Setup of exp/nickel:
==> flow/design.v <==
package calc_pkg;
    typedef struct packed {
        logic on;
        logic off;
        logic mem_rc;
        logic mem_sub;
        logic mem_add;
        logic op_percent;
        logic op_sqrt;
        logic op_div;
        logic op_mul;
        logic op_sub;
        logic op_add;
        logic op_eq;
        logic dot;
        logic num_1;
        logic num_2;
        logic num_3;
        logic num_4;
        logic num_5;
        logic num_6;
        logic num_7;
        logic num_8;
        logic num_9;
        logic num_0;
    } buttons_t;
    typedef enum logic [4:0] {
        B_NONE,          
        B_ON,            
        B_OFF,           
        B_MEM_RC,        
        B_MEM_SUB,       
        B_MEM_ADD,       
        B_OP_PERCENT,    
        B_OP_SQRT,       
        B_OP_DIV,        
        B_OP_MUL,        
        B_OP_SUB,        
        B_OP_ADD,        
        B_OP_EQ,         
        B_DOT,           
        B_NUM_1,         
        B_NUM_2,         
        B_NUM_3,         
        B_NUM_4,         
        B_NUM_5,         
        B_NUM_6,         
        B_NUM_7,         
        B_NUM_8,         
        B_NUM_9,         
        B_NUM_0,         
        B_UNKNOWN        
    } active_button_t;
    function automatic logic isNumberButton(active_button_t active_button);
        isNumberButton = ((active_button >= calc_pkg::B_NUM_1) && (active_button <= calc_pkg::B_NUM_0));
    endfunction
    function automatic logic isOpButton(active_button_t active_button);
        isOpButton = ((active_button >= calc_pkg::B_OP_DIV) && (active_button <= calc_pkg::B_OP_ADD));
    endfunction
    function automatic logic isEqButton(active_button_t active_button);
        isEqButton = (active_button == calc_pkg::B_OP_EQ);
    endfunction
    function automatic logic isDotButton(active_button_t active_button);
        isDotButton = (active_button == calc_pkg::B_DOT);
    endfunction
    typedef logic [3:0] bcd_t;
    function automatic logic [6:0] bcd2segments(bcd_t bcd);
        unique case (bcd)
            4'd0: bcd2segments = 7'b1111110;
            4'd1: bcd2segments = 7'b0110000;
            4'd2: bcd2segments = 7'b1101101;
            4'd3: bcd2segments = 7'b1111001;
            4'd4: bcd2segments = 7'b0110011;
            4'd5: bcd2segments = 7'b1011011;
            4'd6: bcd2segments = 7'b1011111;
            4'd7: bcd2segments = 7'b1110000;
            4'd8: bcd2segments = 7'b1111111;
            4'd9: bcd2segments = 7'b1111011;
            default: bcd2segments = 7'bxxxxxxx;
        endcase
    endfunction
    typedef enum logic [1:0] {
        OP_NONE,
        OP_ADD,
        OP_MUL,
        OP_DIV
    } op_t;
    function automatic op_t button2op(active_button_t active_button);
        unique case (active_button)
            calc_pkg::B_OP_DIV: button2op = calc_pkg::OP_DIV;
            calc_pkg::B_OP_MUL: button2op = calc_pkg::OP_MUL;
            calc_pkg::B_OP_SUB: button2op = calc_pkg::OP_ADD;
            calc_pkg::B_OP_ADD: button2op = calc_pkg::OP_ADD;
            default: button2op = calc_pkg::OP_NONE;
        endcase
    endfunction
    function automatic bcd_t button2bcd(active_button_t active_button);
        unique case (active_button)
            calc_pkg::B_NUM_1: button2bcd = 1;
            calc_pkg::B_NUM_2: button2bcd = 2;
            calc_pkg::B_NUM_3: button2bcd = 3;
            calc_pkg::B_NUM_4: button2bcd = 4;
            calc_pkg::B_NUM_5: button2bcd = 5;
            calc_pkg::B_NUM_6: button2bcd = 6;
            calc_pkg::B_NUM_7: button2bcd = 7;
            calc_pkg::B_NUM_8: button2bcd = 8;
            calc_pkg::B_NUM_9: button2bcd = 9;
            calc_pkg::B_NUM_0: button2bcd = 0;
            default: button2bcd = 0;
        endcase
    endfunction
    parameter NumDigits = 8;
    typedef logic unsigned [$clog2(NumDigits)-1:0] exponent_t;
    typedef struct packed {
        logic error;
        logic sign;
        exponent_t exponent;
        bcd_t [NumDigits-1:0] significand;
    } num_t;
    function automatic num_t neg(num_t num);
        neg = num;
        neg.sign = !num.sign;
    endfunction
endpackage
module alu_add (
    input   logic           clk_i,
    input   logic           rst_i,
    input   logic [36:0]    left_i,      
    input   logic [36:0]    right_i,     
    output  logic           in_ready_o,
    input   logic           in_valid_i,
    output  logic [36:0]    result_o,    
    input   logic           out_ready_i,
    output  logic           out_valid_o
);
typedef enum logic [1:0] {
    S_IDLE,
    S_NORMALIZE,
    S_ADD,
    S_RENORMALIZE
} state_t;
state_t state_d, state_q;
logic [$clog2(calc_pkg::NumDigits):0] counter_d, counter_q;
logic in_ready_d, in_ready_q;
logic out_valid_d, out_valid_q;
assign out_valid_o = out_valid_q;
assign in_ready_o = in_ready_q;
calc_pkg::num_t left_d, left_q;
calc_pkg::num_t right_d, right_q;
calc_pkg::num_t result_d, result_q;
calc_pkg::bcd_t result_extra_d, result_extra_q;
logic carryborrow_d, carryborrow_q;
assign result_o = out_valid_q ? result_q : '0;
logic [4:0] nibble_sum;
always_comb begin
    nibble_sum = 'x;
    carryborrow_d = carryborrow_q;
    if (state_q != S_ADD) begin
        carryborrow_d = 0;
    end else if (left_q.sign == right_q.sign) begin
        nibble_sum =
            left_q.significand[counter_q]
            + right_q.significand[counter_q]
            + 4'(carryborrow_q);
        if (nibble_sum >= 10) begin
            nibble_sum += 6;
        end
        carryborrow_d = nibble_sum[4];
    end else begin
        if (left_q.significand > right_q.significand) begin
            nibble_sum =
                6'(left_q.significand[counter_q])
                - 6'(right_q.significand[counter_q])
                - 6'(carryborrow_q);
        end else begin
            nibble_sum =
                6'(right_q.significand[counter_q])
                - 6'(left_q.significand[counter_q])
                - 6'(carryborrow_q);
        end
        carryborrow_d = nibble_sum[4];
        if ($signed(nibble_sum) < 0) begin
            nibble_sum += 10;
        end
    end
end
always_comb begin
    state_d = state_q;
    out_valid_d = out_valid_q;
    in_ready_d = in_ready_q;
    counter_d = counter_q;
    left_d = left_q;
    right_d = right_q;
    result_d = result_q;
    result_extra_d = result_extra_q;
    unique case (state_q)
        S_IDLE: begin
            result_d = '0;
            if (in_valid_i) begin
                left_d = left_i;
                right_d = right_i;
                state_d = S_NORMALIZE;
                in_ready_d = 0;
            end
        end
        S_NORMALIZE: begin
            if (left_q.exponent < right_q.exponent) begin
                left_d.significand = (left_q.significand >> 4);
                left_d.exponent++;
            end else if (left_q.exponent > right_q.exponent) begin
                right_d.significand = (right_q.significand >> 4);
                right_d.exponent++;
            end else begin
                state_d = S_ADD;
                counter_d = 0;
            end
        end
        S_ADD: begin
            result_d.exponent = left_q.exponent;
            if (left_q.sign == right_q.sign) begin
                result_extra_d = carryborrow_d;
            end
            if (left_q.significand > right_q.significand) begin
                result_d.sign = left_q.sign;
            end else begin
                result_d.sign = right_q.sign;
            end
            result_d.significand[counter_q] = 4'(nibble_sum);
            counter_d++;
            if (counter_d == calc_pkg::NumDigits) begin
                state_d = S_RENORMALIZE;
            end
        end
        S_RENORMALIZE: begin
            if (result_extra_q != '0) begin  
                result_extra_d = '0;
                result_d.significand = ({result_extra_q, result_q.significand} >> 4);
                result_d.exponent++;
                if (result_d.exponent == 0)
                    result_d.error = 1;
            end else if ((result_q.exponent != 0) && (result_q.significand[calc_pkg::NumDigits-1] == 0)) begin  
                result_d.significand = (result_q.significand << 4);
                result_d.exponent--;
            end else begin  
                out_valid_d = 1;
                if (result_d.significand == 0)
                    result_d.sign = 0;
                if (out_valid_q && out_ready_i) begin
                    state_d = S_IDLE;
                    out_valid_d = 0;
                    in_ready_d = 1;
                    result_d = '0;
                end
            end
        end
    endcase
end
always_ff @(posedge clk_i) begin
    if (rst_i) begin
        state_q <= S_IDLE;
        out_valid_q <= 0;
        in_ready_q <= 1;
        counter_q <= '0;
        left_q <= '0;
        right_q <= '0;
        result_q <= '0;
        result_extra_q <= '0;
        carryborrow_q <= 0;
    end else begin
        state_q <= state_d;
        out_valid_q <= out_valid_d;
        in_ready_q <= in_ready_d;
        counter_q <= counter_d;
        left_q <= left_d;
        right_q <= right_d;
        result_q <= result_d;
        result_extra_q <= result_extra_d;
        carryborrow_q <= carryborrow_d;
    end
end
endmodule
==> flow/config.mk <==
export PLATFORM = sky130hd
export DESIGN_NAME = alu_add
export DESIGN_NICKNAME = alu_add
export VERILOG_FILES = /design/flow/design.v
export SDC_FILE = /design/flow/constraint.sdc
export NUM_CORES = 4
export LEC_CHECK = 0
export CAP_MARGIN = 35
export CORE_MARGIN = 2
export CORE_UTILIZATION = 72
export CTS_CLUSTER_DIAMETER = 249
export CTS_CLUSTER_SIZE = 32
export MAX_ROUTING_LAYER = met5
export PLACE_DENSITY = 0.95
export SLEW_MARGIN = 15
export TNS_END_PERCENT = 45
==> flow/constraint.sdc <==
create_clock -name core_clock -period 3.79 [get_ports {clk_i}]
set_input_delay 0.7580 -clock core_clock [delete_from_list [all_inputs] [get_ports {clk_i}]]
set_output_delay 0.7580 -clock core_clock [all_outputs]
set_load 0.01 [all_outputs]
run.sh (not shown) runs the stock make flow with config.mk's settings and CLKGATE_MAP_FILE=.
The flow ended early for exp/nickel: it failed with a tool error in global routing.
For exp/indigo, these inputs were changed with respect to exp/nickel:
- CORE_UTILIZATION changed from 72 to 70
- HOLD_SLACK_MARGIN newly set to -0.1
- PLACE_DENSITY changed from 0.95 to 0.65
- CTS_CLUSTER_DIAMETER removed (was 249)
Notes after the runs:
Looking at instance count after placement with tap cells included, exp/indigo sits 16 higher than exp/nickel does. Delta (exp/indigo minus exp/nickel): maximum buffer depth of the clock tree neither gained nor lost much, post-CTS setup repair buffer count went up by 1. For the overall die height, exp/indigo came in about 1.4% higher than exp/nickel did. exp/nickel and exp/indigo: no clean run. exp/indigo did not finish; the tool stopped in global routing with error GRT-0232. Between exp/nickel and exp/indigo, the flow reports area of the core increasing slightly.
The following lists how exp/lagoon was set up differently from exp/indigo:
- setting SETUP_SLACK_MARGIN to 0.76 for the first time
- setting PLACE_DENSITY_LB_ADDON to 0.05 for the first time
- removing HOLD_SLACK_MARGIN (formerly -0.1)
- removing CTS_CLUSTER_SIZE (formerly 32)
- changing CORE_UTILIZATION from 70 to 38
- removing PLACE_DENSITY (formerly 0.65)
- changing the clock period (ns, I/O delays scaled along) from 3.79 to 6.2
## What came out
exp/lagoon: flow completed, timing, DRC and antenna clean. Reported for exp/indigo and exp/lagoon, area after synthesis turned out identical to the last digit. exp/indigo → exp/lagoon: placeable core region rose by about 90%; row count shows an increase of 38%; number of buffers inserted by post-CTS setup repair lost 4. As far as post-synthesis share of cell area spent on xor and xnor gates goes, exp/lagoon and exp/indigo are indistinguishable; the numbers are identical.
## Diff of input files: exp/umber against exp/lagoon
- CTS_CLUSTER_SIZE: unset -> 32
- CORE_UTILIZATION: 38 -> 70
- PLACE_DENSITY: unset -> 0.65
- HOLD_SLACK_MARGIN: unset -> 0.29
- SETUP_SLACK_MARGIN: 0.76 -> unset
- PLACE_DENSITY_LB_ADDON: 0.05 -> unset
- the clock period (ns, I/O delays scaled along): 6.2 -> 3.79
### Flow results
Status(exp/umber) = ERROR, stage = global routing
Area after synthesis: exp/umber vs exp/lagoon, no meaningful difference
In exp/umber, the pre-CTS setup slack came out 1.72 ns below the value in exp/lagoon.
Going from exp/lagoon to exp/umber, post-CTS repair timing setup buffer count shows an increase of 4; number of cells after detailed placement shows a reduction of 6.6%; number of synthesized flops with an enable pin shows no meaningful change; die area shows a reduction of 11,000 sq um; flip-flop and latch count after synthesis shows no meaningful change.
On yosys cell count, exp/lagoon and exp/umber are neck and neck.
The following lists how exp/ember was set up differently from exp/umber:
- removing PLACE_DENSITY (formerly 0.65)
- removing HOLD_SLACK_MARGIN (formerly 0.29)
- setting SETUP_SLACK_MARGIN to 1.28 for the first time
- setting CTS_CLUSTER_DIAMETER to 379 for the first time
- setting PLACE_DENSITY_LB_ADDON to 0.05 for the first time
- changing CTS_CLUSTER_SIZE from 32 to 98
- changing CORE_UTILIZATION from 70 to 38
- changing the clock period (ns, I/O delays scaled along) from 3.79 to 6.2
## What came out
- exp/ember did not stop at any stage, and its layout met the timing, design-rule and antenna checks.
- Going from exp/umber to exp/ember, floorplan-stage core utilization has decreased, quantity of gates resized following cts has decreased, cell total after placement has increased, area inside the core boundary has increased.
- exp/ember vs. exp/umber: weighted congestion at the end of routability-driven global placement now sits lower; die boundary width went up; post-CTS setup-driven buffer insertion count fell by 4; die size up about 80%.
